`flow/config.mk`:
```
export PLATFORM = sky130hd
export DESIGN_NAME = mult_top
export DESIGN_NICKNAME = mult_top
export VERILOG_FILES = /design/flow/design.v
export SDC_FILE = /design/flow/constraint.sdc
export NUM_CORES = 4
export LEC_CHECK = 0
export CAP_MARGIN = 30
export CELL_PAD_IN_SITES_DETAIL_PLACEMENT = 0
export CELL_PAD_IN_SITES_GLOBAL_PLACEMENT = 1
export CORE_MARGIN = 6
export CORE_UTILIZATION = 61
export CTS_CLUSTER_DIAMETER = 260
export GPL_TIMING_DRIVEN = 1
export PLACE_DENSITY_LB_ADDON = 0.03
export SETUP_SLACK_MARGIN = 1.19
export SLEW_MARGIN = 20
export TNS_END_PERCENT = 50
```
`flow/constraint.sdc`:
```
create_clock -name core_clock -period 8.71 [get_ports {clk}]
set_input_delay 1.7420 -clock core_clock [delete_from_list [all_inputs] [get_ports {clk}]]
set_output_delay 1.7420 -clock core_clock [all_outputs]
set_load 0.01 [all_outputs]
```
`flow/design.v`:
```
`timescale 1ns/100ps
module mult(
	input 			clk,				
	input 			rst_n,				
	input 			pipe_flush,				
	input 	[63:0] 	a,				
	input 	[63:0] 	b,				
	output 	[63:0] 	result				
);
	wire [63:0] result_tmp;
	reg [63:0] pipe_reg_0;
	reg [63:0] pipe_reg_1;
	assign result_tmp = a*b;
	assign result = pipe_reg_1;
	always@(posedge clk or negedge rst_n) begin
		if(~rst_n) begin
			pipe_reg_0 <= 0;
			pipe_reg_1 <= 0;
		end
		else if(pipe_flush) begin
			pipe_reg_0 <= 0;
			pipe_reg_1 <= 0;
		end
		else begin
			pipe_reg_0 <= result_tmp;
			pipe_reg_1 <= pipe_reg_0;
		end
	end
endmodule  
`timescale 1ns/100ps
module mult_top(
	input 							clk, 
	input							rst_n,
	input							pipe_flush,
	input 			[32-1:0] 	mcand,
	input 			[32-1:0] 	mplier,
	input 			[4:0]	 		func,
	output logic 	[32-1:0] 	result
);
	localparam [4:0] ALU_ADD    = 5'h00;
	localparam [4:0] ALU_MUL    = 5'h0a;
	localparam [4:0] ALU_MULH   = 5'h0b;
	localparam [4:0] ALU_MULHSU = 5'h0c;
	localparam [4:0] ALU_MULHU  = 5'h0d;
	logic [32-1:0] mcand_in, mplier_in;
    logic signed [32-1:0] signed_mcand_in, signed_mplier_in;
    logic [2*32-1:0] product_out;
	logic signed [2*32-1:0] signed_product_out;
	logic [4:0] func_d0;
	logic [4:0] func_d1;
	assign mcand_in = mcand;
    assign mplier_in = mplier;
    assign signed_mcand_in = mcand;
    assign signed_mplier_in = mplier;
	always@(posedge clk or negedge rst_n) begin 
		if(~rst_n)begin 
			func_d0 <= ALU_ADD;
			func_d1 <= ALU_ADD;
		end
		else if(pipe_flush)begin
			func_d0 <= ALU_ADD;
			func_d1 <= ALU_ADD;
		end
		else begin
			func_d0 <= func;
			func_d1 <= func_d0;
		end
	end
    always_comb begin
        case(func_d1)
            ALU_MUL:	begin
            	result = signed_product_out[32-1:0];
            end    
            ALU_MULH:	begin
            	result = signed_product_out[2*32-1:32];
            end   
            ALU_MULHSU:	begin
            	result = product_out[2*32-1:32];
            end
            ALU_MULHU:	begin
            	result = product_out[2*32-1:32];
            end  
            default:	begin
            	result = 32'hfacebeec;   
            end    
        endcase
    end
	mult u_mult_signed(
		.clk(clk),
		.rst_n(rst_n),
		.pipe_flush(pipe_flush),
		.a({{32{signed_mcand_in[31]}},signed_mcand_in}),
		.b({{32{signed_mplier_in[31]}},signed_mplier_in}),
		.result(signed_product_out)
	);
	mult u_mult_unsigned(
		.clk(clk),
		.rst_n(rst_n),
		.pipe_flush(pipe_flush),
		.a({{32{mcand_in[31] & (func == ALU_MULHSU)}},mcand_in}),
		.b({32'b0,mplier_in}),
		.result(product_out)
	);
endmodule
```
`flow/run.sh`:
```
#!/bin/bash
# the make line also repeats each setting of config.mk as NAME=value (left out here)
make -C /OpenROAD-flow-scripts/flow DESIGN_CONFIG=/design/flow/config.mk WORK_HOME=/design/flow/orfs CLKGATE_MAP_FILE= finish
```
==> ds_physical_params.txt, run 1 <==
Implementation parameters

Parameter                              Value

Status
  Result of the run    failed layout checks
  Checks failing in the layout checks    setup timing

Synth
  Flip-flop and latch count after synthesis    202
  Top cells by area    sky130_fd_sc_hd__fa_1 57%, sky130_fd_sc_hd__inv_1 12%, sky130_fd_sc_hd__dfrtp_1 6.7%
  Adder Share, Synth    63.70%
  Count of different cell masters after synthesis    76
  EDFF count, synth    0
  Yosys Instances    7586
  Nets in the synthesized netlist    10190
  Library cell occupying the most area in the post-synthesis netlist    sky130_fd_sc_hd__fa_1
  Total of warnings raised by yosys    2
  Post-synthesis async set-or-reset flop share    100.0%
  Most used standard cells in the synthesized netlist    2399 x sky130_fd_sc_hd__inv_1, 2153 x sky130_fd_sc_hd__fa_1, 695 x sky130_fd_sc_hd__nand2_1
  Top area contributor share    57.30%
  Fraction of the mapped netlist area in simple logic gates    10.49%
  Leading register cell type out of synthesis    sky130_fd_sc_hd__dfrtp_1
  Synthesized area    75220 um2
  Count leader, synth    sky130_fd_sc_hd__inv_1
  Share of synthesized cell area in and-or and or-and compound cells    3.689%
  Xor/xnor cell area share of the yosys netlist    1.537%
  Mean instance size in the synthesized netlist    9.915 um2
  Post-synthesis cell count    7586
  Portion of the post-synthesis area used by sequential elements    6.720%
  Area fraction in mux cells    0.5306%
  Synth logic family    adder cells
  Yosys Chip Area    75220 um2

Routing
  TritonRoute pass-1 iters    6
  Violation count after the first detailed-routing iteration    4467
  Antenna viol nets, final    0
  Drc violations    0
  Number of vias after detailed routing    57220
  WL/cell    23.60 um
  Final wirelength    250900 um
  Post-DR vias/cell    5.382

GRT
  Global-route wire length before repair    388700 um
  Pin count of the biggest net entering global routing    129
  Initial antenna violation count    13
  Met3 Usage GRT    11.21%
  Total congestion overflow after global routing    0
  Met1 Track Usage GR    53.22%
  Number of global-route vias before repair    65760
  Top Usage Layer GRT    met2
  Overall Global Routing Usage    39.04%
  Global Route met2 Usage    61.00%

Setup path
  Critical path endpoint category    flip-flop
  Depth of the worst register-to-register path    1
  Slowest stage cell on the critical path    sky130_fd_sc_hd__fa_1
  Arrival @ worst endpoint    9.54 ns
  Logic depth of the worst path, buffers included    32
  CP Class    in -> reg
  Crit path largest cell delay    0.61 ns
  Worst setup startpoint    func[0]
  Worst Path Required    9.10 ns
  Sum of buffers and inverters on the critical path    11
  Crit Reg-Reg Startpoint    u_mult_signed.pipe_reg_0[38]
  Most frequent cell on the critical path    sky130_fd_sc_hd__fa_1
  Slack of the worst reg-to-reg path    7.81 ns
  Termination of the worst setup path    u_mult_unsigned.pipe_reg_0[58]
  Reg2Reg Capture Point    u_mult_signed.pipe_reg_1[38]
  Crit path launch type    input pin
  Crit path max-delay family    adder cells
  Top fanout value on the critical path    6

Final timing
  Setup violations, final    34
  Max-Slew Margin vs Limit    40.85%
  Count of endpoints failing hold in the final timing report    0
  Fmax    0.1093 GHz
  Max Transition Viols Final    0
  RSZ-0062 raised after global routing    yes
  Post-layout worst setup margin    -0.4369 ns
  Min cycle time layout    9.147 ns
  Post-layout period usage    105.0%
  Worst Clk Skew    0.02115 ns
  Transition time of the tightest slew-check pin    0.8873 ns

Clock tree
  Maximum level of the CTS H-tree    1
  Post-CTS Hold Buffers    0
  Worst-Skew Late Latency    0.51 ns
  Clock tree root driver cell    sky130_fd_sc_hd__clkbuf_16
  Clock tree from TritonCTS    done
  Maximum buffer depth of the clock tree    3
  Clock-pin slew reported for the worst setup and hold paths after clock tree synthesis    0.06 ns
  Clock tree sinks    202
  Total CTS buffers    21

Finish
  Area growth syn-to-layout    27.04%
  Post-route standard cell area excluding fillers    95560 um2
  Fill cells    8119
  Layout net count    11590
  Final design utilization    78.30%

Placement
  Placed wire-length estimate after detailed placement    207300 um
  Port Buf Inserts    103
  Cell area after placement    88790 um2
  Final GP Congestion    0.9824

Job
  Tool warning count    33
  Max-cap violations    0

Floorplan
  Core outline area    122000 um2
  Area of the chip    131900 um2
  Number of primary I/O pins    104
  Height of the die    363.2 um
  Fp util    61.64%
  Standard-cell rows    128
  X dimension of the die    363.2 um

Min path
  Min-Delay Path Class    reg -> reg
  Worst hold path cell count    1
  Hold-critical path endpoint    u_mult_signed.pipe_reg_1[50]
  Worst Hold Launch    u_mult_signed.pipe_reg_0[50]
layer usage:
metal  vias up  part of all wire, %
met4         4                  4.8
met3       648                   11
li1      24280                    -
met5         -                0.013
met2      2610                   45
met1     29680                   39
repair_timing:
| item | in CTS | in global routing |
|---|---|---|
| pin swaps | 394 | 253 |
| cloned | 30 | 0 |
| endpoints found under the setup margin | 86 | 83 |
| gates resized | 896 | 226 |
| setup buffers | 179 | 37 |
stage by stage:
step / setup WS [ns] / hold slack [ns] / setup TNS [ns] / cells
6_report: -0.4369 / 0.4552 / -6.180 / 10630
5_1_grt: -0.6508 / 0.4761 / -13.52 / 10630
4_1_cts: -0.3395 / 0.4594 / -3.524 / 10580
3_5_place_dp: -1.351 / 0.4474 / -63.36 / 10330
3_3_place_gp: -1.301 / 0.4402 / -59.53 / 10330
2_1_floorplan: -0.4707 / 0.4385 / -2.996 / 7586
area by class of cell:
class                           instances  area (um2)  area share, %
Multi-Input combinational cell       4716       63470          66.42
Timing Repair Buffer                 1640       15270          15.98
Inverter                             2400        9022          9.442
Sequential cell                       202        5056          5.291
Tap cell                             1625        2033          2.128
Clock buffer                           26       564.3         0.5905
Clock inverter                         12       110.1         0.1152
Antenna cell                           10       25.02        0.02619
==> run 2: changes to the inputs <==
Settings changed: CAP_MARGIN 30 to 15, CELL_PAD_IN_SITES_DETAIL_PLACEMENT 0 to unset, CELL_PAD_IN_SITES_GLOBAL_PLACEMENT 1 to unset, CORE_MARGIN 6 to 2, CORE_UTILIZATION 61 to 70, CTS_CLUSTER_DIAMETER 260 to unset, CTS_CLUSTER_SIZE set to 37, GPL_TIMING_DRIVEN 1 to unset, MAX_ROUTING_LAYER set to met4, PLACE_DENSITY set to 0.66, PLACE_DENSITY_LB_ADDON 0.03 to unset, SETUP_SLACK_MARGIN 1.19 to unset, TNS_END_PERCENT 50 to unset.
Clock period 8.71 ns to 8.84 ns, I/O delays scaled along.
==> run 2 against run 1 <==
- the run now fails in global routing (5_1_grt)
- area after synthesis unchanged
- synthesized cell count unchanged
- die area decreased by 17%
==> ds_physical_params.txt, run 2 <==
Implementation parameters

Parameter                              Value

Synth
  Top area contributor share    57.30% (unchanged)
  Synthesized area    75220 um2 (unchanged)
  Adder Share, Synth    63.70% (unchanged)
  Portion of the post-synthesis area used by sequential elements    6.720% (unchanged)
  Mean instance size in the synthesized netlist    9.915 um2 (unchanged)
  Synth logic family    adder cells (unchanged)
  Yosys Instances    7586 (unchanged)
  Yosys Chip Area    75220 um2 (unchanged)
  Leading register cell type out of synthesis    sky130_fd_sc_hd__dfrtp_1 (unchanged)
  Top cells by area    sky130_fd_sc_hd__fa_1 57%, sky130_fd_sc_hd__inv_1 12%, sky130_fd_sc_hd__dfrtp_1 6.7% (unchanged)
  Nets in the synthesized netlist    10190 (unchanged)
  Count leader, synth    sky130_fd_sc_hd__inv_1 (unchanged)
  Most used standard cells in the synthesized netlist    2399 x sky130_fd_sc_hd__inv_1, 2153 x sky130_fd_sc_hd__fa_1, 695 x sky130_fd_sc_hd__nand2_1 (unchanged)
  Total of warnings raised by yosys    2 (unchanged)
  Share of synthesized cell area in and-or and or-and compound cells    3.689% (unchanged)
  Flip-flop and latch count after synthesis    202 (unchanged)
  Xor/xnor cell area share of the yosys netlist    1.537% (unchanged)
  Post-synthesis cell count    7586 (unchanged)
  Library cell occupying the most area in the post-synthesis netlist    sky130_fd_sc_hd__fa_1 (unchanged)
  Fraction of the mapped netlist area in simple logic gates    10.49% (unchanged)
  Area fraction in mux cells    0.5306% (unchanged)
  EDFF count, synth    0 (unchanged)
  Count of different cell masters after synthesis    76 (unchanged)
  Post-synthesis async set-or-reset flop share    100.0% (unchanged)

Clock tree
  Maximum buffer depth of the clock tree    3 (unchanged)
  Maximum level of the CTS H-tree    1 (unchanged)
  Post-CTS Hold Buffers    0 (unchanged)
  Clock tree root driver cell    sky130_fd_sc_hd__clkbuf_16 (unchanged)
  Clock tree sinks    202 (unchanged)
  Total CTS buffers    19 (was 21)

Floorplan
  X dimension of the die    331.8 um (was 363.2 um)
  Number of primary I/O pins    104 (unchanged)
  Core outline area    106800 um2 (was 122000 um2)
  Height of the die    331.8 um (was 363.2 um)
  Fp util    70.46% (was 61.64%)
  Area of the chip    110100 um2 (was 131900 um2)
  Standard-cell rows    120 (was 128)

Placement
  Port Buf Inserts    103 (unchanged)
  Placed wire-length estimate after detailed placement    195800 um (was 207300 um)
  Cell area after placement    87420 um2 (was 88790 um2)
  Final GP Congestion    1.011 (was 0.9824)

GRT
  Total congestion overflow after global routing    6
  Overall Global Routing Usage    59.25%

Status
  Failing step    global routing (5_1_grt)
  Result of the run    aborted with a tool error (was failed layout checks)
  Error    [ERROR GRT-0116] Global routing finished with congestion. Check the congestion regions in the DRC Viewer.
-- run 2: what timing repair did --
item,4_1_cts
gates cloned,36
pin swaps,381
setup endpoints to repair,56
gates resized,809
buffers inserted,192
-- run 2: through the flow --
stage	setup TNS [ns]	util, %	cells	setup WS, ns	hold WS [ns]
global placement	-54.75	81.89	10030	-1.562	0.4427
floorplan	-1.628	-	7586	-0.3624	0.4385
detailed placement	-61.13	81.89	10030	-1.623	0.4488
CTS	-0.9774	86.57	10280	-0.1700	0.4572
-- run 2: metal layers --
layer,global-route usage (%),GRT overflow
met1,61.73,0
met2,81.73,2
met3,33.10,0
met4,48.04,4
met5,-,-
==> run 3: changes to the inputs <==
Settings changed: ABC_AREA set to 1, CAP_MARGIN 15 to 20, CELL_PAD_IN_SITES_DETAIL_PLACEMENT set to 1, CORE_UTILIZATION 70 to 21, CTS_CLUSTER_SIZE 37 to 74, GPL_ROUTABILITY_DRIVEN set to 0, HOLD_SLACK_MARGIN set to 0.29, MAX_ROUTING_LAYER met4 to unset, MIN_ROUTING_LAYER set to met2, PLACE_DENSITY 0.66 to unset, PLACE_DENSITY_LB_ADDON set to 0.21, SETUP_SLACK_MARGIN set to -0.86, TNS_END_PERCENT set to 15.
Clock period 8.84 ns to 11.2 ns, I/O delays scaled along.
==> run 3 against run 2 <==
- now clean on timing, DRC and antenna
- synthesized cell count is 21% higher
- die area went up to 3.4 times the previous value
- area after synthesis is 4.3% higher
==> ds_physical_params.txt, run 3 <==
Implementation parameters

Parameter                              Value

Placement
  Placement Setup Slack    0.1290 ns (was -1.623 ns)
  Port Buf Inserts    103 (unchanged)
  Placed wire-length estimate after detailed placement    257300 um (was 195800 um)

Synth
  Adder Share, Synth    60.99% (was 63.70%)
  Top area contributor share    54.92% (was 57.30%)
  Synth logic family    adder cells (unchanged)
  Post-synthesis cell count    9151 (was 7586)
  EDFF count, synth    0 (unchanged)
  Share of synthesized cell area in and-or and or-and compound cells    2.867% (was 3.689%)
  Leading register cell type out of synthesis    sky130_fd_sc_hd__dfrtp_1 (unchanged)
  Flip-flop and latch count after synthesis    202 (unchanged)
  Portion of the post-synthesis area used by sequential elements    6.441% (was 6.720%)
  Count leader, synth    sky130_fd_sc_hd__inv_1 (unchanged)
  Xor/xnor cell area share of the yosys netlist    0.7366% (was 1.537%)
  Mean instance size in the synthesized netlist    8.576 um2 (was 9.915 um2)
  Synthesized area    78480 um2 (was 75220 um2)
  Top cells by area    sky130_fd_sc_hd__fa_1 55%, sky130_fd_sc_hd__inv_1 15%, sky130_fd_sc_hd__nand2_1 8.2% (was sky130_fd_sc_hd__fa_1 57%, sky130_fd_sc_hd__inv_1 12%, sky130_fd_sc_hd__dfrtp_1 6.7%)
  Yosys Instances    9151 (was 7586)
  Nets in the synthesized netlist    11760 (was 10190)
  Most used standard cells in the synthesized netlist    3121 x sky130_fd_sc_hd__inv_1, 2153 x sky130_fd_sc_hd__fa_1, 1722 x sky130_fd_sc_hd__nand2_1 (was 2399 x sky130_fd_sc_hd__inv_1, 2153 x sky130_fd_sc_hd__fa_1, 695 x sky130_fd_sc_hd__nand2_1)
  Count of different cell masters after synthesis    46 (was 76)
  Total of warnings raised by yosys    2 (unchanged)
  Library cell occupying the most area in the post-synthesis netlist    sky130_fd_sc_hd__fa_1 (unchanged)
  Fraction of the mapped netlist area in simple logic gates    12.48% (was 10.49%)
  Area fraction in mux cells    0% (was 0.5306%)
  Yosys Chip Area    78480 um2 (was 75220 um2)
  Post-synthesis async set-or-reset flop share    100.0% (unchanged)

Floorplan
  Height of the die    615.3 um (was 331.8 um)
  Area of the chip    378600 um2 (was 110100 um2)
  Standard-cell rows    224 (was 120)
  Core outline area    372200 um2 (was 106800 um2)
  X dimension of the die    615.3 um (was 331.8 um)
  Fp util    21.09% (was 70.46%)
  Number of primary I/O pins    104 (unchanged)

Setup path
  Worst setup startpoint    func[4]
  Critical path endpoint category    flip-flop
  Crit Reg-Reg Startpoint    u_mult_unsigned.pipe_reg_0[51]
  Slowest stage cell on the critical path    sky130_fd_sc_hd__fa_1
  Crit path max-delay family    adder cells
  CP Class    in -> reg
  Termination of the worst setup path    u_mult_unsigned.pipe_reg_0[45]
  Crit path largest cell delay    0.68 ns
  Arrival @ worst endpoint    11.06 ns
  Top fanout value on the critical path    9
  Reg2Reg Capture Point    u_mult_unsigned.pipe_reg_1[51]
  Depth of the worst register-to-register path    2
  Crit path launch type    input pin
  Slack of the worst reg-to-reg path    10.02 ns
  Sum of buffers and inverters on the critical path    11
  Worst Path Required    11.64 ns
  Logic depth of the worst path, buffers included    33

Final timing
  Fmax    0.09414 GHz
  Max-Slew Margin vs Limit    26.75%
  Setup TNS    0 ns
  Worst Clk Skew    0.01718 ns
  Max Transition Viols Final    0
  Post-layout worst setup margin    0.5775 ns
  Post-layout period usage    94.84%
  Min cycle time layout    10.62 ns
  Transition time of the tightest slew-check pin    1.099 ns
  Count of endpoints failing hold in the final timing report    0
  Setup violations, final    0

GRT
  Pin count of the biggest net entering global routing    103
  Total congestion overflow after global routing    0
  Initial antenna violation count    7
  Global-route wire length before repair    444500 um
  Overall Global Routing Usage    23.92%
  Number of global-route vias before repair    99960

Routing
  Violation count after the first detailed-routing iteration    9608
  WL/cell    20.87 um
  Number of vias after detailed routing    79040
  Final wirelength    295700 um
  Antenna viol nets, final    0
  TritonRoute pass-1 iters    16
  Drc violations    0
  Post-DR vias/cell    5.577

Job
  Tool warning count    32
  Max-cap violations    0

Clock tree
  Count of instances resized after the clock tree is built    0 (was 809)
  Worst-Skew Late Latency    0.56 ns
  Buffers inserted during post-CTS setup optimization    0 (was 192)
  Total CTS buffers    24 (was 19)
  Clock tree sinks    202 (unchanged)
  Maximum buffer depth of the clock tree    3 (unchanged)
  Maximum level of the CTS H-tree    1 (unchanged)
  Post-CTS Hold Buffers    0 (unchanged)
  Clock tree from TritonCTS    done
  Clock-pin slew reported for the worst setup and hold paths after clock tree synthesis    0.07 ns
  Clock tree root driver cell    sky130_fd_sc_hd__clkbuf_16 (unchanged)

Min path
  Worst hold path cell count    2
  Hold-critical path endpoint    u_mult_signed.pipe_reg_1[18]
  Min-Delay Path Class    reg -> reg
  Worst Hold Launch    u_mult_signed.pipe_reg_0[18]

Finish
  Final design utilization    23.26%
  Layout net count    11760
  Area growth syn-to-layout    10.34%

Status
  Result of the run  timing/DRC/antenna clean (was aborted with a tool error)
-- run 3: final cells by class --
cell class	instances	area, um2
Tap cell	4972	6221
Clock buffer	32	670.6
Inverter	3143	11800
Multi-Input combinational cell	5507	60500
Antenna cell	28	70.07
Clock inverter	12	138.9
Timing Repair Buffer	277	2137
Fill cell	44450	285600
Sequential cell	202	5055
-- run 3: stage by stage --
step | area (um2) | instances | hold slack [ns]
global placement | 85710 | 14100 | 0.4389
detailed placement | 85710 | 14100 | 0.4482
floorplan | 78480 | 9151 | 0.4340
global route | 86530 | 14150 | 0.4527
finish | 86590 | 14170 | 0.4482
CTS | 86520 | 14150 | 0.4388
-- run 3: layer usage --
layer	global-route usage [%]	vias up	part of all wire (%)	wire [um]
li1	-	25160	-	-
met1	-	29930	0	0
met2	28.88	22510	52	153800
met3	33.04	1362	42	123400
met4	1.696	82	5.4	16050
met5	6.124	-	0.83	2440
==> run 4: changes to the inputs <==
Settings changed: ABC_AREA 1 to unset, CELL_PAD_IN_SITES_DETAIL_PLACEMENT 1 to unset, CORE_UTILIZATION 21 to 40, CTS_CLUSTER_DIAMETER set to 79, CTS_CLUSTER_SIZE 74 to 99, GPL_ROUTABILITY_DRIVEN 0 to unset, HOLD_SLACK_MARGIN 0.29 to unset, MIN_ROUTING_LAYER met2 to unset, PLACE_DENSITY_LB_ADDON 0.21 to unset, SETUP_SLACK_MARGIN -0.86 to unset, TNS_END_PERCENT 15 to 10.
Clock period 11.2 ns to 13.0 ns, I/O delays scaled along.
==> run 4 against run 3 <==
- largest cell class unchanged
- register-to-register slack better by 2.2 ns
- still clean
- non-clock buffer count is 66 lower
- critical endpoint unchanged
==> ds_physical_params.txt, run 4 <==
Implementation parameters

Parameter                              Value

Finish
  Layout net count    10150 (was 11760)
  Area growth syn-to-layout    5.832% (was 10.34%)
  Post-route standard cell area excluding fillers    79610 um2 (was 86590 um2)

GRT
  Total congestion overflow after global routing    0 (unchanged)
  Overall Global Routing Usage    21.66% (was 23.92%)
  Initial antenna violation count    4 (was 7)
  Pin count of the biggest net entering global routing    126 (was 103)
  Number of global-route vias before repair    56090 (was 99960)
  Global-route wire length before repair    320700 um (was 444500 um)

Synth
  Most used standard cells in the synthesized netlist    2399 x sky130_fd_sc_hd__inv_1, 2153 x sky130_fd_sc_hd__fa_1, 695 x sky130_fd_sc_hd__nand2_1 (was 3121 x sky130_fd_sc_hd__inv_1, 2153 x sky130_fd_sc_hd__fa_1, 1722 x sky130_fd_sc_hd__nand2_1)
  Mean instance size in the synthesized netlist    9.915 um2 (was 8.576 um2)
  Flip-flop and latch count after synthesis    202 (unchanged)
  Area fraction in mux cells    0.5306% (was 0%)
  Fraction of the mapped netlist area in simple logic gates    10.49% (was 12.48%)
  Count of different cell masters after synthesis    76 (was 46)
  Synthesized area    75220 um2 (was 78480 um2)
  Synth logic family    adder cells (unchanged)
  Portion of the post-synthesis area used by sequential elements    6.720% (was 6.441%)
  Top area contributor share    57.30% (was 54.92%)
  Top cells by area    sky130_fd_sc_hd__fa_1 57%, sky130_fd_sc_hd__inv_1 12%, sky130_fd_sc_hd__dfrtp_1 6.7% (was sky130_fd_sc_hd__fa_1 55%, sky130_fd_sc_hd__inv_1 15%, sky130_fd_sc_hd__nand2_1 8.2%)
  Library cell occupying the most area in the post-synthesis netlist    sky130_fd_sc_hd__fa_1 (unchanged)
  Leading register cell type out of synthesis    sky130_fd_sc_hd__dfrtp_1 (unchanged)
  Post-synthesis cell count    7586 (was 9151)
  Share of synthesized cell area in and-or and or-and compound cells    3.689% (was 2.867%)
  Adder Share, Synth    63.70% (was 60.99%)
  Yosys Chip Area    75220 um2 (was 78480 um2)
  Count leader, synth    sky130_fd_sc_hd__inv_1 (unchanged)
  Yosys Instances    7586 (was 9151)
  Post-synthesis async set-or-reset flop share    100.0% (unchanged)
  EDFF count, synth    0 (unchanged)
  Nets in the synthesized netlist    10190 (was 11760)
  Total of warnings raised by yosys    2 (unchanged)
  Xor/xnor cell area share of the yosys netlist    1.537% (was 0.7366%)

Setup path
  Crit path largest cell delay    1.10 ns (was 0.68 ns)
  Worst Path Required    13.32 ns (was 11.64 ns)
  Slowest stage cell on the critical path    sky130_fd_sc_hd__clkdlybuf4s50_1 (was sky130_fd_sc_hd__fa_1)
  Top fanout value on the critical path    20 (was 9)
  Worst setup startpoint    mcand[15] (was func[4])
  Termination of the worst setup path    u_mult_unsigned.pipe_reg_0[45] (unchanged)
  Crit path max-delay family    adder cells (unchanged)
  Depth of the worst register-to-register path    1 (was 2)
  Reg2Reg Capture Point    u_mult_signed.pipe_reg_1[24] (was u_mult_unsigned.pipe_reg_1[51])
  Slack of the worst reg-to-reg path    12.17 ns (was 10.02 ns)
  Sum of buffers and inverters on the critical path    8 (was 11)
  Arrival @ worst endpoint    12.56 ns (was 11.06 ns)
  Most frequent cell on the critical path    sky130_fd_sc_hd__fa_1
  Crit path launch type    input pin (unchanged)
  Critical path endpoint category    flip-flop (unchanged)
  Logic depth of the worst path, buffers included    28 (was 33)
  CP Class    in -> reg (unchanged)
  Crit Reg-Reg Startpoint    u_mult_signed.pipe_reg_0[24] (was u_mult_unsigned.pipe_reg_0[51])

Clock tree
  Clock tree root driver cell    sky130_fd_sc_hd__clkbuf_16 (unchanged)
  Clock tree from TritonCTS    done (unchanged)
  Post-CTS Hold Buffers    0 (unchanged)
  Maximum level of the CTS H-tree    1 (unchanged)
  Total CTS buffers    12 (was 24)
  Buffers inserted during post-CTS setup optimization    0 (unchanged)
  Count of instances resized after the clock tree is built    0 (unchanged)
  Clock tree sinks    202 (unchanged)
  Worst-Skew Late Latency    0.48 ns (was 0.56 ns)
  Maximum buffer depth of the clock tree    3 (unchanged)
  Clock-pin slew reported for the worst setup and hold paths after clock tree synthesis    0.11 ns (was 0.07 ns)

Floorplan
  Area of the chip    191500 um2 (was 378600 um2)
  X dimension of the die    437.6 um (was 615.3 um)
  Standard-cell rows    159 (was 224)
  Core outline area    187400 um2 (was 372200 um2)
  Number of primary I/O pins    104 (unchanged)
  Height of the die    437.6 um (was 615.3 um)
  Fp util    40.14% (was 21.09%)

Final timing
  Post-layout period usage    94.10% (was 94.84%)
  Worst Clk Skew    0.01801 ns (was 0.01718 ns)
  Fmax    0.08175 GHz
  Count of endpoints failing hold in the final timing report    0 (unchanged)
  Hold_ws    0.4590 ns (was 0.4482 ns)
  RSZ-0062 raised after global routing    no
  Max-Slew Margin vs Limit    23.71% (was 26.75%)
  Post-layout worst setup margin    0.7673 ns (was 0.5775 ns)
  Setup violations, final    0 (unchanged)
  Transition time of the tightest slew-check pin    1.141 ns (was 1.099 ns)
  Setup TNS    0 ns (unchanged)
  Max Transition Viols Final    0 (unchanged)
  Min cycle time layout    12.23 ns

Placement
  Cell area after placement    79170 um2 (was 85710 um2)
  Port Buf Inserts    103 (unchanged)
  Placed wire-length estimate after detailed placement    181200 um (was 257300 um)
  Placement Setup Slack    0.4236 ns (was 0.1290 ns)
  Final GP Congestion    0.8999

Routing
  Drc violations    0 (unchanged)
  WL/cell    19.81 um (was 20.87 um)
  TritonRoute pass-1 iters    5 (was 16)
  Post-DR vias/cell    4.832 (was 5.577)
  Final wirelength    199000 um (was 295700 um)
  Antenna viol nets, final    0 (unchanged)
  Violation count after the first detailed-routing iteration    2749 (was 9608)
  Number of vias after detailed routing    48540 (was 79040)

Job
  Max-cap violations    0 (unchanged)
  Tool warning count    30 (was 32)

Status
  Result of the run  timing/DRC/antenna clean (unchanged)

Min path
  Hold-critical path endpoint    u_mult_unsigned.pipe_reg_1[44] (was u_mult_signed.pipe_reg_1[18])
  Min-Delay Path Class    reg -> reg (unchanged)
  Worst Hold Launch    u_mult_unsigned.pipe_reg_0[44] (was u_mult_signed.pipe_reg_0[18])
  Worst hold path cell count    1 (was 2)
==> run 4: layout make-up <==
type | count | area [um2]
Antenna cell | 2 | 5.005
Clock inverter | 6 | 76.32
Timing Repair Buffer | 211 | 1852
Sequential cell | 202 | 5056
Inverter | 2400 | 9009
Clock buffer | 13 | 325.3
Multi-Input combinational cell | 4716 | 60160
Fill cell | 18380 | 107800
Tap cell | 2495 | 3122
==> run 4: metrics by stage <==
| stage | utilization (%) | instances |
|---|---|---|
| floorplan | - | 7586 |
| global placement | 42.26 | 10020 |
| detailed placement | 42.25 | 10020 |
| CTS | 42.46 | 10040 |
| global route | 42.48 | 10040 |
| finish | 42.48 | 10050 |
==> run 4: metal layers <==
metal	vias to the layer above	GRT usage, %	part of all wire [%]
li1	21330	-	-
met1	26010	28.76	42
met2	982	39.35	53
met3	220	1.055	3.2
met4	0	4.283	2.4
met5	-	0	0
==> run 5: changes to the inputs <==
Settings changed: CORE_UTILIZATION 40 to 59, CTS_CLUSTER_DIAMETER 79 to unset, CTS_CLUSTER_SIZE 99 to unset, SETUP_SLACK_MARGIN set to 2.21, TNS_END_PERCENT 10 to unset.
Clock period 13.0 ns to 7.57 ns, I/O delays scaled along.
==> run 5 against run 4 <==
- register-to-register slack got worse by 5.5 ns
- non-clock buffer count rose by 1442
- final cell count rose by 6.2%
- area after synthesis did not move
- sequential share of layout area fell by 1.1 points
- count of clock-buffer cells in the layout rose by 13
- now fails the layout checks on setup timing
- critical path type unchanged
- global-route usage rose by 17 points
- worst hold slack got worse by 0.0093 ns
- flip-flop count did not move
- synthesized cell count did not move
==> ds_physical_params.txt, run 5 <==
Implementation parameters

Parameter                              Value

Synth
  Top cells by area    sky130_fd_sc_hd__fa_1 57%, sky130_fd_sc_hd__inv_1 12%, sky130_fd_sc_hd__dfrtp_1 6.7% (unchanged)
  Leading register cell type out of synthesis    sky130_fd_sc_hd__dfrtp_1 (unchanged)
  Nets in the synthesized netlist    10190 (unchanged)
  Adder Share, Synth    63.70% (unchanged)
  Share of synthesized cell area in and-or and or-and compound cells    3.689% (unchanged)
  Yosys Chip Area    75220 um2 (unchanged)
  Count of different cell masters after synthesis    76 (unchanged)
  Post-synthesis async set-or-reset flop share    100.0% (unchanged)
  Library cell occupying the most area in the post-synthesis netlist    sky130_fd_sc_hd__fa_1 (unchanged)
  Yosys Instances    7586 (unchanged)
  Count leader, synth    sky130_fd_sc_hd__inv_1 (unchanged)
  Mean instance size in the synthesized netlist    9.915 um2 (unchanged)
  Most used standard cells in the synthesized netlist    2399 x sky130_fd_sc_hd__inv_1, 2153 x sky130_fd_sc_hd__fa_1, 695 x sky130_fd_sc_hd__nand2_1 (unchanged)
  EDFF count, synth    0 (unchanged)
  Area fraction in mux cells    0.5306% (unchanged)
  Fraction of the mapped netlist area in simple logic gates    10.49% (unchanged)
  Portion of the post-synthesis area used by sequential elements    6.720% (unchanged)
  Synth logic family    adder cells (unchanged)
  Synthesized area    75220 um2 (unchanged)
  Flip-flop and latch count after synthesis    202 (unchanged)
  Xor/xnor cell area share of the yosys netlist    1.537% (unchanged)
  Top area contributor share    57.30% (unchanged)
  Total of warnings raised by yosys    2 (unchanged)
  Post-synthesis cell count    7586 (unchanged)

Floorplan
  Number of primary I/O pins    104 (unchanged)
  Standard-cell rows    131 (was 159)
  Height of the die    361.1 um (was 437.6 um)
  Area of the chip    130400 um2 (was 191500 um2)
  Core outline area    127000 um2 (was 187400 um2)
  Fp util    59.21% (was 40.14%)
  X dimension of the die    361.1 um (was 437.6 um)

Final timing
  Count of endpoints failing hold in the final timing report    0 (unchanged)
  Hold_ws    0.4498 ns (was 0.4590 ns)
  Post-layout worst setup margin    -1.383 ns (was 0.7673 ns)
  Setup violations, final    76 (was 0)
  Min cycle time layout    8.953 ns
  Transition time of the tightest slew-check pin    0.8552 ns (was 1.141 ns)
  Fmax    0.1117 GHz
  Max-Slew Margin vs Limit    42.99% (was 23.71%)
  Max Transition Viols Final    0 (unchanged)
  Post-layout period usage    118.3% (was 94.10%)
  RSZ-0062 raised after global routing    yes (was no)
  Worst Clk Skew    0.02068 ns (was 0.01801 ns)

GRT
  Overall Global Routing Usage    39.04% (was 21.66%)
  Pin count of the biggest net entering global routing    189 (was 126)
  Initial antenna violation count    15 (was 4)
  Number of global-route vias before repair    64350 (was 56090)
  Global-route wire length before repair    377900 um (was 320700 um)
  Total congestion overflow after global routing    0 (unchanged)

Placement
  Final GP Congestion    0.9554 (was 0.8999)
  Placed wire-length estimate after detailed placement    199400 um (was 181200 um)
  Cell area after placement    89190 um2 (was 79170 um2)
  Port Buf Inserts    103 (unchanged)
  Placed Cells incl. Taps    10350 (was 10020)

Setup path
  Depth of the worst register-to-register path    1 (unchanged)
  Most frequent cell on the critical path    sky130_fd_sc_hd__fa_1 (unchanged)
  Critical path endpoint category    flip-flop (unchanged)
  Arrival @ worst endpoint    9.30 ns (was 12.56 ns)
  Crit Reg-Reg Startpoint    u_mult_signed.pipe_reg_0[36] (was u_mult_signed.pipe_reg_0[24])
  Termination of the worst setup path    u_mult_unsigned.pipe_reg_0[61] (was u_mult_unsigned.pipe_reg_0[45])
  Logic depth of the worst path, buffers included    31 (was 28)
  Crit path launch type    input pin (unchanged)
  Slack of the worst reg-to-reg path    6.63 ns (was 12.17 ns)
  Slowest stage cell on the critical path    sky130_fd_sc_hd__fa_2 (was sky130_fd_sc_hd__clkdlybuf4s50_1)
  Sum of buffers and inverters on the critical path    11 (was 8)
  CP Class    in -> reg (unchanged)
  Crit path max-delay family    adder cells (unchanged)
  Reg2Reg Capture Point    u_mult_signed.pipe_reg_1[36] (was u_mult_signed.pipe_reg_1[24])
  Worst setup startpoint    func[0] (was mcand[15])
  Crit path largest cell delay    0.58 ns (was 1.10 ns)
  Top fanout value on the critical path    5 (was 20)
  Worst Path Required    7.92 ns (was 13.32 ns)

Finish
  Layout net count    11600 (was 10150)
  Gate Area    63810 um2 (was 60160 um2)
  Post-route standard cell area excluding fillers    96340 um2 (was 79610 um2)
  Count of non-filler cells in the finished layout    10670 (was 10050)
  Area taken by flip-flops and latches    5056 um2 (unchanged)
  Fill cells    9005 (was 18380)
  Final design utilization    75.84% (was 42.48%)
  Area growth syn-to-layout    28.08% (was 5.832%)

Routing
  Antenna viol nets, final    0 (unchanged)
  WL/cell    22.69 um (was 19.81 um)
  Number of vias after detailed routing    56280 (was 48540)
  Drc violations    0 (unchanged)
  Violation count after the first detailed-routing iteration    3605 (was 2749)
  Final wirelength    242100 um (was 199000 um)
  Post-DR vias/cell    5.275 (was 4.832)
  TritonRoute pass-1 iters    5 (unchanged)

Clock tree
  Maximum buffer depth of the clock tree    3 (unchanged)
  Clock tree sinks    202 (unchanged)
  Clock tree root driver cell    sky130_fd_sc_hd__clkbuf_16 (unchanged)
  Total CTS buffers    20 (was 12)
  Clock tree from TritonCTS    done (unchanged)
  Worst-Skew Late Latency    0.50 ns (was 0.48 ns)
  Clock-pin slew reported for the worst setup and hold paths after clock tree synthesis    0.07 ns (was 0.11 ns)
  Maximum level of the CTS H-tree    1 (unchanged)

Job
  Tool warning count    37 (was 30)
  Max-cap violations    0 (unchanged)

Status
  Checks failing in the layout checks    setup timing
  Result of the run    failed layout checks (was timing/DRC/antenna clean)

Min path
  Worst Hold Launch    u_mult_signed.pipe_reg_0[13] (was u_mult_unsigned.pipe_reg_0[44])
  Hold-critical path endpoint    u_mult_signed.pipe_reg_1[13] (was u_mult_unsigned.pipe_reg_1[44])
  Min-Delay Path Class    reg -> reg (unchanged)
  Worst hold path cell count    1 (unchanged)
## run 5: cell type report
class / instances / area share, %
multi-input combinational: 4716 / 66.24
antenna: 4 / 0.01039
clock inverter: 7 / 0.07143
inverter: 2400 / 9.362
clock buffer: 26 / 0.5961
tap: 1662 / 2.158
timing repair buffer: 1653 / 16.32
sequential: 202 / 5.248
## run 5: metal layers
layer	track usage, %	vias up	routed length [um]
li1	-	24300	-
met1	48.79	29250	89560
met2	65.71	2007	118100
met3	7.024	709	17690
met4	19.65	20	16620
met5	0	-	139
## run 5: through the flow
step                setup WS, ns  setup TNS (ns)
CTS                       -1.288          -54.94
finish                    -1.383          -63.90
floorplan                 -1.383          -36.09
global route              -1.588          -79.35
global placement          -2.144         -130.26
detailed placement        -2.260         -133.23
## run 5: what timing repair did
item / CTS / global route
resized: 920 / 229
hold buffers: 0 / 0
endpoints found under the hold margin: 0 / 0
endpoints found under the setup margin: 90 / 90
buffers inserted: 181 / 66
pin swaps: 408 / 250
cloned: 31 / 2
==> run 6: changes to the inputs <==
Settings changed: CORE_UTILIZATION 59 to 72, CTS_CLUSTER_DIAMETER set to 398, CTS_CLUSTER_SIZE set to 100, SETUP_SLACK_MARGIN 2.21 to unset, TNS_END_PERCENT set to 45.
Clock period 7.57 ns to 7.36 ns, I/O delays scaled along.
==> run 6 against run 5 <==
- the run now fails in global routing (5_1_grt)
- die area fell by 18%
- area after synthesis did not move
- synthesized cell count did not move
==> ds_physical_params.txt, run 6 <==
Implementation parameters

Parameter                              Value

Synth
  Top area contributor share    57.30% (unchanged)
  Count of different cell masters after synthesis    76 (unchanged)
  EDFF count, synth    0 (unchanged)
  Leading register cell type out of synthesis    sky130_fd_sc_hd__dfrtp_1 (unchanged)
  Most used standard cells in the synthesized netlist    2399 x sky130_fd_sc_hd__inv_1, 2153 x sky130_fd_sc_hd__fa_1, 695 x sky130_fd_sc_hd__nand2_1 (unchanged)
  Yosys Chip Area    75220 um2 (unchanged)
  Count leader, synth    sky130_fd_sc_hd__inv_1 (unchanged)
  Portion of the post-synthesis area used by sequential elements    6.720% (unchanged)
  Flip-flop and latch count after synthesis    202 (unchanged)
  Synth logic family    adder cells (unchanged)
  Synthesized area    75220 um2 (unchanged)
  Share of synthesized cell area in and-or and or-and compound cells    3.689% (unchanged)
  Post-synthesis cell count    7586 (unchanged)
  Library cell occupying the most area in the post-synthesis netlist    sky130_fd_sc_hd__fa_1 (unchanged)
  Total of warnings raised by yosys    2 (unchanged)
  Yosys Instances    7586 (unchanged)
  Nets in the synthesized netlist    10190 (unchanged)
  Adder Share, Synth    63.70% (unchanged)
  Area fraction in mux cells    0.5306% (unchanged)
  Xor/xnor cell area share of the yosys netlist    1.537% (unchanged)
  Fraction of the mapped netlist area in simple logic gates    10.49% (unchanged)
  Post-synthesis async set-or-reset flop share    100.0% (unchanged)
  Top cells by area    sky130_fd_sc_hd__fa_1 57%, sky130_fd_sc_hd__inv_1 12%, sky130_fd_sc_hd__dfrtp_1 6.7% (unchanged)
  Mean instance size in the synthesized netlist    9.915 um2 (unchanged)

Status
  Error    [ERROR GRT-0116] Global routing finished with congestion. Check the congestion regions in the DRC Viewer.
  Result of the run    aborted with a tool error (was failed layout checks)
  Failing step    global routing (5_1_grt)

Floorplan
  Height of the die    327.2 um (was 361.1 um)
  X dimension of the die    327.2 um (was 361.1 um)
  Area of the chip    107100 um2 (was 130400 um2)
  Fp util    72.57% (was 59.21%)
  Core outline area    103600 um2 (was 127000 um2)
  Standard-cell rows    118 (was 131)
  Number of primary I/O pins    104 (unchanged)

Clock tree
  Post-CTS Hold Buffers    0 (unchanged)
  Maximum level of the CTS H-tree    1 (unchanged)
  Total CTS buffers    6 (was 20)
  Clock tree root driver cell    sky130_fd_sc_hd__clkbuf_16 (unchanged)
  Maximum buffer depth of the clock tree    3 (unchanged)
  Clock tree sinks    202 (unchanged)

Placement
  Placed Cells incl. Taps    10070 (was 10350)
  Placed wire-length estimate after detailed placement    196700 um (was 199400 um)
  Port Buf Inserts    103 (unchanged)
  Final GP Congestion    0.9791 (was 0.9554)
  Placement Setup Slack    -2.444 ns (was -2.260 ns)

GRT
  Total congestion overflow after global routing    8
  Overall Global Routing Usage    64.25%
-- run 6: stage by stage --
step | setup TNS (ns) | cell area (um2) | util [%] | hold slack, ns
2_1_floorplan | -49.22 | 76080 | - | 0.4385
3_3_place_gp | -143.86 | 88210 | 85.11 | 0.4446
4_1_cts | -67.28 | 93480 | 90.19 | 0.2092
3_5_place_dp | -152.78 | 88210 | 85.11 | 0.4494
-- run 6: what timing repair did --
item / 4_1_cts
cloned: 34
endpoints found under the setup margin: 82
setup buffers: 220
gates resized: 836
pin swaps: 427
-- run 6: layer usage --
layer | overflow | global-route usage (%)
met5 | 0 | 24.93
met4 | 3 | 55.24
met3 | 1 | 44.56
met2 | 4 | 84.33
met1 | 0 | 67.24
==> run 7: changes to the inputs <==
Settings changed: ABC_AREA set to 0, CAP_MARGIN 20 to 30, CELL_PAD_IN_SITES_DETAIL_PLACEMENT set to 2, CELL_PAD_IN_SITES_GLOBAL_PLACEMENT set to 0, CORE_MARGIN 2 to 10, CORE_UTILIZATION 72 to 42, CTS_CLUSTER_DIAMETER 398 to 260, CTS_CLUSTER_SIZE 100 to unset, GPL_ROUTABILITY_DRIVEN set to 0, GPL_TIMING_DRIVEN set to 1, MAX_ROUTING_LAYER set to met4, PLACE_DENSITY_LB_ADDON set to 0.21, SETUP_SLACK_MARGIN set to 2.29, SLEW_MARGIN 20 to 25, TNS_END_PERCENT 45 to 35.
Clock period 7.36 ns to 18.0 ns, I/O delays scaled along.
==> run 7 against run 6 <==
- the run now finishes clean
- area after synthesis is the same
- die area grew 83%
- synthesized cell count unchanged
==> ds_physical_params.txt, run 7 <==
Implementation parameters

Parameter                              Value

Finish
  Fill cells    18570
  Count of non-filler cells in the finished layout    9922
  Area growth syn-to-layout    6.082%
  Post-route standard cell area excluding fillers    79790 um2
  Layout net count    10140
  Area taken by flip-flops and latches    5056 um2
  Gate Area    60180 um2

Synth
  Total of warnings raised by yosys    2 (unchanged)
  Adder Share, Synth    63.70% (unchanged)
  Share of synthesized cell area in and-or and or-and compound cells    3.689% (unchanged)
  Yosys Instances    7586 (unchanged)
  Yosys Chip Area    75220 um2 (unchanged)
  Fraction of the mapped netlist area in simple logic gates    10.49% (unchanged)
  Xor/xnor cell area share of the yosys netlist    1.537% (unchanged)
  Top cells by area    sky130_fd_sc_hd__fa_1 57%, sky130_fd_sc_hd__inv_1 12%, sky130_fd_sc_hd__dfrtp_1 6.7% (unchanged)
  Mean instance size in the synthesized netlist    9.915 um2 (unchanged)
  Count leader, synth    sky130_fd_sc_hd__inv_1 (unchanged)
  Top area contributor share    57.30% (unchanged)
  Post-synthesis async set-or-reset flop share    100.0% (unchanged)
  Portion of the post-synthesis area used by sequential elements    6.720% (unchanged)
  EDFF count, synth    0 (unchanged)
  Library cell occupying the most area in the post-synthesis netlist    sky130_fd_sc_hd__fa_1 (unchanged)
  Flip-flop and latch count after synthesis    202 (unchanged)
  Count of different cell masters after synthesis    76 (unchanged)
  Most used standard cells in the synthesized netlist    2399 x sky130_fd_sc_hd__inv_1, 2153 x sky130_fd_sc_hd__fa_1, 695 x sky130_fd_sc_hd__nand2_1 (unchanged)
  Synthesized area    75220 um2 (unchanged)
  Area fraction in mux cells    0.5306% (unchanged)
  Nets in the synthesized netlist    10190 (unchanged)
  Leading register cell type out of synthesis    sky130_fd_sc_hd__dfrtp_1 (unchanged)
  Synth logic family    adder cells (unchanged)
  Post-synthesis cell count    7586 (unchanged)

Setup path
  Slowest stage cell on the critical path    sky130_fd_sc_hd__fa_1
  Worst Path Required    18.43 ns
  Most frequent cell on the critical path    sky130_fd_sc_hd__fa_1
  Depth of the worst register-to-register path    1
  Reg2Reg Capture Point    u_mult_signed.pipe_reg_1[18]
  Worst setup startpoint    mcand[31]
  Arrival @ worst endpoint    14.36 ns
  Termination of the worst setup path    u_mult_unsigned.pipe_reg_0[58]
  CP Class    in -> reg
  Sum of buffers and inverters on the critical path    6
  Slack of the worst reg-to-reg path    17.08 ns
  Crit path max-delay family    adder cells
  Crit path launch type    input pin
  Crit Reg-Reg Startpoint    u_mult_signed.pipe_reg_0[18]
  Crit path largest cell delay    1.07 ns
  Critical path endpoint category    flip-flop
  Top fanout value on the critical path    34
  Logic depth of the worst path, buffers included    28

Job
  Tool warning count    29
  Max-cap violations    0

GRT
  Overall Global Routing Usage    34.03%
  Global-route wire length before repair    481300 um
  Total congestion overflow after global routing    0
  Number of global-route vias before repair    72770
  Pin count of the biggest net entering global routing    87
  Initial antenna violation count    17

Clock tree
  Count of instances resized after the clock tree is built    0 (was 836)
  Maximum buffer depth of the clock tree    3 (unchanged)
  Total CTS buffers    24 (was 6)
  Maximum level of the CTS H-tree    1 (unchanged)
  Clock tree root driver cell    sky130_fd_sc_hd__clkbuf_16 (unchanged)
  Clock-pin slew reported for the worst setup and hold paths after clock tree synthesis    0.06 ns
  Worst-Skew Late Latency    0.56 ns
  Clock tree sinks    202 (unchanged)
  Buffers inserted during post-CTS setup optimization    0 (was 220)
  Post-CTS Hold Buffers    0 (unchanged)
  Clock tree from TritonCTS    done

Routing
  WL/cell    33.06 um
  Final wirelength    328000 um
  Number of vias after detailed routing    55900
  Violation count after the first detailed-routing iteration    3831
  Post-DR vias/cell    5.634
  Drc violations    0
  TritonRoute pass-1 iters    5
  Antenna viol nets, final    0

Min path
  Worst Hold Launch    u_mult_signed.pipe_reg_0[62]
  Hold-critical path endpoint    u_mult_signed.pipe_reg_1[62]
  Worst hold path cell count    1
  Min-Delay Path Class    reg -> reg

Final timing
  Setup TNS    0 ns
  RSZ-0062 raised after global routing    no
  Worst Clk Skew    0.03684 ns
  Hold_ws    0.4694 ns
  Setup violations, final    0
  Transition time of the tightest slew-check pin    1.048 ns
  Min cycle time layout    13.93 ns
  Max Transition Viols Final    0
  Max-Slew Margin vs Limit    29.69%
  Count of endpoints failing hold in the final timing report    0
  Fmax    0.07178 GHz
  Post-layout period usage    77.40%

Placement
  Placed wire-length estimate after detailed placement    265800 um (was 196700 um)
  Placed Cells incl. Taps    9857 (was 10070)
  Cell area after placement    78800 um2 (was 88210 um2)
  Port Buf Inserts    103 (unchanged)

Floorplan
  Standard-cell rows    155 (was 118)
  Fp util    42.20% (was 72.57%)
  Number of primary I/O pins    104 (unchanged)
  Area of the chip    196400 um2 (was 107100 um2)
  Core outline area    178200 um2 (was 103600 um2)
  Height of the die    443.2 um (was 327.2 um)
  X dimension of the die    443.2 um (was 327.2 um)

Status
  Result of the run  timing/DRC/antenna clean (was aborted with a tool error)
[run 7: layout make-up]
| cell class | count | share of cell area (%) |
|---|---|---|
| antenna | 18 | 0.05645 |
| clock buffer | 37 | 0.9016 |
| clock inverter | 6 | 0.1803 |
| inverter | 2400 | 11.29 |
| multi-input combinational | 4716 | 75.42 |
| sequential | 202 | 6.337 |
| tap | 2355 | 3.693 |
| timing repair buffer | 188 | 2.123 |
[run 7: stage by stage]
step / setup slack (ns) / util [%]
after floorplan: 6.268 / -
after global placement: 4.851 / 44.20
after detailed placement: 4.062 / 44.21
after CTS: 4.448 / 44.70
after global routing: 4.150 / 44.76
final: 4.068 / 44.77
[run 7: metal layers]
metal	up-vias	routed length, um	GRT usage, %
met5	-	0	-
met4	0	33870	28.32
met3	1703	15610	4.772
met2	2759	173900	61.28
met1	30170	104600	31.96
li1	21270	-	-
==> run 8: changes to the inputs <==
Settings changed: ABC_AREA 0 to unset, CAP_MARGIN 30 to 20, CELL_PAD_IN_SITES_DETAIL_PLACEMENT 2 to unset, CELL_PAD_IN_SITES_GLOBAL_PLACEMENT 0 to unset, CORE_ASPECT_RATIO set to 0.5, CORE_MARGIN 10 to 2, CORE_UTILIZATION 42 to 72, CTS_CLUSTER_DIAMETER 260 to 376, CTS_CLUSTER_SIZE set to 99, GPL_ROUTABILITY_DRIVEN 0 to unset, GPL_TIMING_DRIVEN 1 to unset, MAX_ROUTING_LAYER met4 to unset, PLACE_DENSITY set to 0.39, PLACE_DENSITY_LB_ADDON 0.21 to unset, SETUP_SLACK_MARGIN 2.29 to unset, SLEW_MARGIN 25 to 20, TNS_END_PERCENT 35 to unset.
Clock period 18.0 ns to 3.83 ns, I/O delays scaled along.
==> run 8 against run 7 <==
- the run now fails in global routing (5_1_grt)
- synthesized cell count stayed put
- die area is 45% lower
- area after synthesis did not move
==> ds_physical_params.txt, run 8 <==
Implementation parameters

Parameter                              Value

Synth
  Count leader, synth    sky130_fd_sc_hd__inv_1 (unchanged)
  Portion of the post-synthesis area used by sequential elements    6.720% (unchanged)
  Share of synthesized cell area in and-or and or-and compound cells    3.689% (unchanged)
  Leading register cell type out of synthesis    sky130_fd_sc_hd__dfrtp_1 (unchanged)
  Nets in the synthesized netlist    10190 (unchanged)
  Adder Share, Synth    63.70% (unchanged)
  Fraction of the mapped netlist area in simple logic gates    10.49% (unchanged)
  Yosys Instances    7586 (unchanged)
  Top cells by area    sky130_fd_sc_hd__fa_1 57%, sky130_fd_sc_hd__inv_1 12%, sky130_fd_sc_hd__dfrtp_1 6.7% (unchanged)
  Post-synthesis cell count    7586 (unchanged)
  Yosys Chip Area    75220 um2 (unchanged)
  Count of different cell masters after synthesis    76 (unchanged)
  Top area contributor share    57.30% (unchanged)
  Flip-flop and latch count after synthesis    202 (unchanged)
  Most used standard cells in the synthesized netlist    2399 x sky130_fd_sc_hd__inv_1, 2153 x sky130_fd_sc_hd__fa_1, 695 x sky130_fd_sc_hd__nand2_1 (unchanged)
  Post-synthesis async set-or-reset flop share    100.0% (unchanged)
  Xor/xnor cell area share of the yosys netlist    1.537% (unchanged)
  Mean instance size in the synthesized netlist    9.915 um2 (unchanged)
  Area fraction in mux cells    0.5306% (unchanged)
  Library cell occupying the most area in the post-synthesis netlist    sky130_fd_sc_hd__fa_1 (unchanged)
  EDFF count, synth    0 (unchanged)
  Synth logic family    adder cells (unchanged)
  Synthesized area    75220 um2 (unchanged)
  Total of warnings raised by yosys    2 (unchanged)

GRT
  Total congestion overflow after global routing    749
  Overall Global Routing Usage    83.07%

Clock tree
  Total CTS buffers    6 (was 24)
  Maximum level of the CTS H-tree    1 (unchanged)
  Maximum buffer depth of the clock tree    3 (unchanged)
  Clock tree sinks    202 (unchanged)
  Clock tree root driver cell    sky130_fd_sc_hd__clkbuf_16 (unchanged)

Floorplan
  Number of primary I/O pins    104 (unchanged)
  Core outline area    103100 um2 (was 178200 um2)
  Height of the die    232.6 um (was 443.2 um)
  X dimension of the die    461.1 um (was 443.2 um)
  Area of the chip    107200 um2 (was 196400 um2)
  Fp util    72.94% (was 42.20%)
  Standard-cell rows    83 (was 155)

Placement
  Placed wire-length estimate after detailed placement    198900 um (was 265800 um)
  Port Buf Inserts    103 (unchanged)
  Final GP Congestion    0.9834
  Placement Setup Slack    -5.594 ns (was 4.062 ns)

Status
  Failing step    global routing (5_1_grt)
  Result of the run    aborted with a tool error (was timing/DRC/antenna clean)
  Error    [ERROR GRT-0232] Routing congestion too high. Check the congestion heatmap in the GUI.
run 8: layer usage:
| metal | track usage [%] | GRT overflow |
|---|---|---|
| met1 | 82.10 | 52 |
| met2 | 96.01 | 375 |
| met3 | 73.68 | 69 |
| met4 | 77.26 | 246 |
| met5 | 64.62 | 7 |
run 8: through the flow:
step	instance area [um2]	hold WS (ns)	std cells	TNS, ns
floorplan	77200	0.4385	7586	-281.51
global placement	88470	0.4443	10010	-397.31
detailed placement	88470	0.4475	10010	-407.28
CTS	92450	0.2709	10220	-306.69
run 8: repair_timing:
action,in CTS
gates cloned,32
resized,617
pin swaps,265
hold buffers,0
endpoints found under the setup margin,92
setup buffers,172
==> run 9: changes to the inputs <==
Settings changed: CAP_MARGIN 20 to 25, CORE_ASPECT_RATIO 0.5 to unset, CTS_CLUSTER_DIAMETER 376 to unset, CTS_CLUSTER_SIZE 99 to 37, MAX_ROUTING_LAYER set to met4, PLACE_DENSITY 0.39 to 0.66, SETUP_SLACK_MARGIN set to 2.55, TNS_END_PERCENT set to 5.
Clock period 3.83 ns to 8.84 ns, I/O delays scaled along.
==> run 9 against run 8 <==
- the run again fails in global routing (5_1_grt)
- area after synthesis unchanged
- synthesized cell count did not move
- die area decreased by 0.15%
==> ds_physical_params.txt, run 9 <==
Implementation parameters

Parameter                              Value

Synth
  Yosys Instances    7586 (unchanged)
  Total of warnings raised by yosys    2 (unchanged)
  Share of synthesized cell area in and-or and or-and compound cells    3.689% (unchanged)
  Count of different cell masters after synthesis    76 (unchanged)
  Yosys Chip Area    75220 um2 (unchanged)
  Synth logic family    adder cells (unchanged)
  Post-synthesis async set-or-reset flop share    100.0% (unchanged)
  Fraction of the mapped netlist area in simple logic gates    10.49% (unchanged)
  EDFF count, synth    0 (unchanged)
  Leading register cell type out of synthesis    sky130_fd_sc_hd__dfrtp_1 (unchanged)
  Area fraction in mux cells    0.5306% (unchanged)
  Most used standard cells in the synthesized netlist    2399 x sky130_fd_sc_hd__inv_1, 2153 x sky130_fd_sc_hd__fa_1, 695 x sky130_fd_sc_hd__nand2_1 (unchanged)
  Synthesized area    75220 um2 (unchanged)
  Top area contributor share    57.30% (unchanged)
  Post-synthesis cell count    7586 (unchanged)
  Nets in the synthesized netlist    10190 (unchanged)
  Count leader, synth    sky130_fd_sc_hd__inv_1 (unchanged)
  Top cells by area    sky130_fd_sc_hd__fa_1 57%, sky130_fd_sc_hd__inv_1 12%, sky130_fd_sc_hd__dfrtp_1 6.7% (unchanged)
  Mean instance size in the synthesized netlist    9.915 um2 (unchanged)
  Xor/xnor cell area share of the yosys netlist    1.537% (unchanged)
  Portion of the post-synthesis area used by sequential elements    6.720% (unchanged)
  Library cell occupying the most area in the post-synthesis netlist    sky130_fd_sc_hd__fa_1 (unchanged)
  Flip-flop and latch count after synthesis    202 (unchanged)
  Adder Share, Synth    63.70% (unchanged)

Floorplan
  Core outline area    103600 um2 (was 103100 um2)
  Area of the chip    107100 um2 (was 107200 um2)
  Fp util    72.57% (was 72.94%)
  Height of the die    327.2 um (was 232.6 um)
  X dimension of the die    327.2 um (was 461.1 um)
  Number of primary I/O pins    104 (unchanged)
  Standard-cell rows    118 (was 83)

Placement
  Placed Cells incl. Taps    10170 (was 10010)
  Placed wire-length estimate after detailed placement    197000 um (was 198900 um)
  Cell area after placement    88350 um2 (was 88470 um2)
  Final GP Congestion    0.9956 (was 0.9834)
  Port Buf Inserts    103 (unchanged)

Clock tree
  Maximum level of the CTS H-tree    1 (unchanged)
  Clock tree sinks    202 (unchanged)
  Total CTS buffers    20 (was 6)
  Maximum buffer depth of the clock tree    3 (unchanged)
  Clock tree root driver cell    sky130_fd_sc_hd__clkbuf_16 (unchanged)

GRT
  Total congestion overflow after global routing    152
  Overall Global Routing Usage    65.32%

Status
  Error    [ERROR GRT-0232] Routing congestion too high. Check the congestion heatmap in the GUI. (unchanged)
  Result of the run    aborted with a tool error (unchanged)
  Failing step    global routing (5_1_grt) (unchanged)
-- run 9: stage by stage --
step,setup WS (ns),hold slack (ns)
CTS,-0.4428,0.4629
detailed placement,-1.407,0.4501
global placement,-1.282,0.4421
floorplan,-0.3862,0.4385
-- run 9: timing repair --
item	CTS
setup endpoints to repair	88
resized	507
buffers inserted	118
pin swaps	252
hold buffers	0
gates cloned	14
-- run 9: metal layers --
metal | global-route usage, % | GRT overflow
met1 | 68.32 | 3
met4 | 53.64 | 51
met5 | - | -
met3 | 41.89 | 5
met2 | 85.37 | 93
==> run 10: changes to the inputs <==
Settings changed: CAP_MARGIN 25 to 20, CTS_CLUSTER_SIZE 37 to unset, MAX_ROUTING_LAYER met4 to unset, PLACE_DENSITY 0.66 to unset, SETUP_SLACK_MARGIN 2.55 to -0.1, TNS_END_PERCENT 5 to unset.
Clock period 8.84 ns to 8.69 ns, I/O delays scaled along.
==> run 10 against run 9 <==
- the run again fails in global routing (5_1_grt)
- synthesized cell count unchanged
- die area unchanged
- area after synthesis unchanged
==> ds_physical_params.txt, run 10 <==
Implementation parameters

Parameter                              Value

Clock tree
  Clock tree root driver cell    sky130_fd_sc_hd__clkbuf_16 (unchanged)
  Maximum buffer depth of the clock tree    3 (unchanged)
  Maximum level of the CTS H-tree    1 (unchanged)
  Clock tree sinks    202 (unchanged)
  Total CTS buffers    19 (was 20)
  Post-CTS Hold Buffers    0 (unchanged)

Synth
  EDFF count, synth    0 (unchanged)
  Yosys Chip Area    75220 um2 (unchanged)
  Adder Share, Synth    63.70% (unchanged)
  Flip-flop and latch count after synthesis    202 (unchanged)
  Synth logic family    adder cells (unchanged)
  Mean instance size in the synthesized netlist    9.915 um2 (unchanged)
  Post-synthesis async set-or-reset flop share    100.0% (unchanged)
  Post-synthesis cell count    7586 (unchanged)
  Yosys Instances    7586 (unchanged)
  Xor/xnor cell area share of the yosys netlist    1.537% (unchanged)
  Synthesized area    75220 um2 (unchanged)
  Top cells by area    sky130_fd_sc_hd__fa_1 57%, sky130_fd_sc_hd__inv_1 12%, sky130_fd_sc_hd__dfrtp_1 6.7% (unchanged)
  Library cell occupying the most area in the post-synthesis netlist    sky130_fd_sc_hd__fa_1 (unchanged)
  Fraction of the mapped netlist area in simple logic gates    10.49% (unchanged)
  Total of warnings raised by yosys    2 (unchanged)
  Area fraction in mux cells    0.5306% (unchanged)
  Count leader, synth    sky130_fd_sc_hd__inv_1 (unchanged)
  Share of synthesized cell area in and-or and or-and compound cells    3.689% (unchanged)
  Most used standard cells in the synthesized netlist    2399 x sky130_fd_sc_hd__inv_1, 2153 x sky130_fd_sc_hd__fa_1, 695 x sky130_fd_sc_hd__nand2_1 (unchanged)
  Count of different cell masters after synthesis    76 (unchanged)
  Nets in the synthesized netlist    10190 (unchanged)
  Portion of the post-synthesis area used by sequential elements    6.720% (unchanged)
  Top area contributor share    57.30% (unchanged)
  Leading register cell type out of synthesis    sky130_fd_sc_hd__dfrtp_1 (unchanged)

Status
  Error    [ERROR GRT-0232] Routing congestion too high. Check the congestion heatmap in the GUI. (unchanged)
  Result of the run    aborted with a tool error (unchanged)
  Failing step    global routing (5_1_grt) (unchanged)

Floorplan
  Number of primary I/O pins    104 (unchanged)
  Standard-cell rows    118 (unchanged)
  Area of the chip    107100 um2 (unchanged)
  Core outline area    103600 um2 (unchanged)
  X dimension of the die    327.2 um (unchanged)
  Fp util    72.57% (unchanged)
  Height of the die    327.2 um (unchanged)

GRT
  Overall Global Routing Usage    71.46%
  Total congestion overflow after global routing    218

Placement
  Cell area after placement    87180 um2 (was 88350 um2)
  Final GP Congestion    0.9837 (was 0.9956)
  Placement Setup Slack    -1.368 ns (was -1.407 ns)
  Placed wire-length estimate after detailed placement    191800 um (was 197000 um)
  Port Buf Inserts    103 (unchanged)
  Placed Cells incl. Taps    9977 (was 10170)
run 10: repair_timing:
item / in CTS
gates cloned: 32
buffers inserted: 172
setup endpoints to repair: 59
gates resized: 741
pin swaps: 348
run 10: through the flow:
stage                     utilization, %
after floorplan                        -
after global placement             84.11
after detailed placement           84.11
after CTS                          88.86
run 10: metal layers:
layer,GRT overflow,global-route usage [%]
met1,7,72.92
met2,115,89.37
met3,8,55.40
met4,87,62.98
met5,1,39.40
